==> ember <==
// BobTop
module BobTop (
	clock,
	reset,
	rx,
	runway_override,
	emergency_override,
	tx,
	framing_error,
	runway_active,
	emergency,
	receiving,
	sending
);
	input wire clock;
	input wire reset;
	input wire rx;
	input wire [1:0] runway_override;
	input wire emergency_override;
	output wire tx;
	output wire framing_error;
	output wire [1:0] runway_active;
	output wire emergency;
	output wire receiving;
	output wire sending;
	wire [7:0] uart_rx_data;
	wire [7:0] uart_tx_data;
	wire uart_rx_valid;
	wire uart_tx_ready;
	wire uart_tx_send;
	UartRX #(
		.CLK_HZ(25000000),
		.BAUD_RATE(115200)
	) receiver(
		.clock(clock),
		.reset(reset),
		.rx(rx),
		.data(uart_rx_data),
		.done(uart_rx_valid),
		.framing_error(framing_error),
		.receiving(receiving)
	);
	UartTX #(
		.CLK_HZ(25000000),
		.BAUD_RATE(115200)
	) transmitter(
		.clock(clock),
		.reset(reset),
		.send(uart_tx_send),
		.data(uart_tx_data),
		.tx(tx),
		.ready(uart_tx_ready),
		.sending(sending)
	);
	reg [1:0] ro_temp;
	reg [1:0] ro_sync;
	reg eo_temp;
	reg eo_sync;
	always @(posedge clock) begin
		ro_temp <= runway_override;
		eo_temp <= emergency_override;
		ro_sync <= ro_temp;
		eo_sync <= eo_temp;
	end
	Bob bobby(
		.clock(clock),
		.reset(reset),
		.uart_rx_data(uart_rx_data),
		.uart_rx_valid(uart_rx_valid),
		.uart_tx_data(uart_tx_data),
		.uart_tx_ready(uart_tx_ready),
		.uart_tx_send(uart_tx_send),
		.runway_active(runway_active),
		.runway_override(ro_sync),
		.emergency_out(emergency),
		.emergency_override(eo_sync)
	);
endmodule
make LEC_CHECK=0 ABC_AREA=1 CAP_MARGIN=20 CELL_PAD_IN_SITES_DETAIL_PLACEMENT=1 CELL_PAD_IN_SITES_GLOBAL_PLACEMENT=0 CORE_ASPECT_RATIO=0.88 CORE_MARGIN=2 CORE_UTILIZATION=50 CTS_CLUSTER_DIAMETER=93 GPL_ROUTABILITY_DRIVEN=0 GPL_TIMING_DRIVEN=0 PLACE_DENSITY=0.55 SETUP_SLACK_MARGIN=2.61 SLEW_MARGIN=20 TNS_END_PERCENT=100 finish   # period 10.8 ns
run.sh (not shown) runs the stock make flow with config.mk's settings and CLKGATE_MAP_FILE=.
==> zinc (differences from ember) <==
==> flow/config.mk (replaced) <==
export PLATFORM = sky130hd
export DESIGN_NAME = BobTop
export DESIGN_NICKNAME = BobTop
export VERILOG_FILES = /design/flow/design.v
export SDC_FILE = /design/flow/constraint.sdc
export NUM_CORES = 4
export LEC_CHECK = 0
export CAP_MARGIN = 20
export CORE_MARGIN = 2
export CORE_UTILIZATION = 63
export CTS_CLUSTER_SIZE = 97
export SETUP_SLACK_MARGIN = 1.99
export SLEW_MARGIN = 20
==> flow/constraint.sdc (replaced) <==
create_clock -name core_clock -period 28.7 [get_ports {clock}]
set_input_delay 5.7400 -clock core_clock [delete_from_list [all_inputs] [get_ports {clock}]]
set_output_delay 5.7400 -clock core_clock [all_outputs]
set_load 0.01 [all_outputs]
==> results <==
item                                                                       ember                          zinc
Outcome                                                 timing/DRC/antenna clean      timing/DRC/antenna clean
Area after DPL                                                        15,970 µm²                    15,320 µm²
Capture point of the worst reg-to-reg path           bobby.takeoff_fifo.count[3]  bobby.uart_requests.count[2]
Setup slack after placement                                             5.112 ns                      15.55 ns
Number of cells on the critical path                                           3                             4
Wirelength, routed                                                      47.29 mm                      33.54 mm
Met1 Routed Length                                                      21.94 mm                      15.31 mm
Cells after Synth                                                          1,897                         1,480
Final worst slack                                                       5.119 ns                      15.57 ns
Synthesized netlist net count                                              1,948                         1,531
Count of plain and timing-repair buffers                                      85                            25
Power share of the combinational group                                     0.218                         0.312
Largest driver fanout on the critical path                                     7                             9
Area growth syn-to-layout                                                 12.11%                        9.428%
Global-route met2 utilization                                             0.4825                        0.4346
Arrival time worst endpoint                                              3.52 ns                       7.39 ns
Average via count per standard cell                                        5.863                         6.039
Share of cell area taken by multi-input logic gates                       0.3909                        0.4341
Non-clock buffer area fraction after layout                              0.03059                       0.01316
Yosys cell count                                                           1,897                         1,480
Tot GR Track Use                                                          0.2991                        0.2698
Core ar.                                                              29,750 µm²                    23,400 µm²
Detailed route wirelength on metal3                                     2.615 mm                      1.904 mm
Clk pwr share                                                              0.355                         0.286
XOR/XNOR Area Share                                                      0.01505                       0.03994

---

==> inputs of run X <==
BobTop again, from the RTL that the note above started with.
export LEC_CHECK = 0
export CAP_MARGIN = 20
export CORE_ASPECT_RATIO = 1.75
export CORE_MARGIN = 2
export CORE_UTILIZATION = 72
export CTS_CLUSTER_DIAMETER = 365
export CTS_CLUSTER_SIZE = 22
export HOLD_SLACK_MARGIN = 0.3
export PLACE_DENSITY_LB_ADDON = 0.01
export SETUP_SLACK_MARGIN = 3.31
export SLEW_MARGIN = 20
create_clock -name core_clock -period 11.6 [get_ports {clock}]
==> run A: changes against run X <==
Settings changed: ABC_AREA set to 1, CORE_ASPECT_RATIO 1.75 to unset, CTS_CLUSTER_DIAMETER 365 to unset, CTS_CLUSTER_SIZE 22 to 14, HOLD_SLACK_MARGIN 0.3 to unset, PLACE_DENSITY_LB_ADDON 0.01 to 0.15, SETUP_SLACK_MARGIN 3.31 to 2.67.
==> flow/constraint.sdc (replaced) <==
create_clock -name core_clock -period 9.82 [get_ports {clock}]
set_input_delay 1.9640 -clock core_clock [delete_from_list [all_inputs] [get_ports {clock}]]
set_output_delay 1.9640 -clock core_clock [all_outputs]
set_load 0.01 [all_outputs]
==> run E: changes against run X <==
Settings changed: CORE_ASPECT_RATIO 1.75 to unset, CORE_UTILIZATION 72 to 27, CTS_CLUSTER_DIAMETER 365 to unset, CTS_CLUSTER_SIZE 22 to unset, HOLD_SLACK_MARGIN 0.3 to unset, PLACE_DENSITY_LB_ADDON 0.01 to unset, SETUP_SLACK_MARGIN 3.31 to unset.
==> flow/constraint.sdc (replaced) <==
create_clock -name core_clock -period 17.7 [get_ports {clock}]
set_input_delay 3.5400 -clock core_clock [delete_from_list [all_inputs] [get_ports {clock}]]
set_output_delay 3.5400 -clock core_clock [all_outputs]
set_load 0.01 [all_outputs]
==> results <==
Outcome: run A timing/DRC/antenna clean; run E timing/DRC/antenna clean; run X timing/DRC/antenna clean
Non-Clock Buffer Count: run A 20; run E 25; run X 27
Routed wire length per instance: run A 17.4 um; run E 15.8 um; run X 19.3 um
First-pass GRT wire length: run A 60.7 mm; run E 57.2 mm; run X 54.0 mm
Power in the clock group: run A 1.17 mW; run E 741 uW; run X 623 uW
Final net count: run A 1931; run E 1527; run X 1512
Sequential area share after synthesis: run A 0.472; run E 0.481; run X 0.481
Mean area per synthesized cell: run A 8.02 um2; run E 10.1 um2; run X 10.1 um2
Count of distinct cell types in the synthesized netlist: run A 51; run E 69; run X 69
Crit path depth: run A 3; run E 4; run X 4
Capture endpoint of the worst hold path: run A ro_sync[0]$_DFF_P_; run E eo_sync$_DFF_P_; run X eo_sync$_DFF_P_
Global placement routability congestion: run A 0.949; run E 0.859; run X 0.857
Yosys cell count: run A 1897; run E 1480; run X 1480
Die Outline Area: run A 22300 um2; run E 57200 um2; run X 22000 um2
Logic share of the area: run A 0.403; run E 0.418; run X 0.450
Routed vias/inst: run A 6.25; run E 5.02; run X 6.41
Final cell count without fillers: run A 2179; run E 2206; run X 1720
Power is estimated from default activity; no workload was simulated.
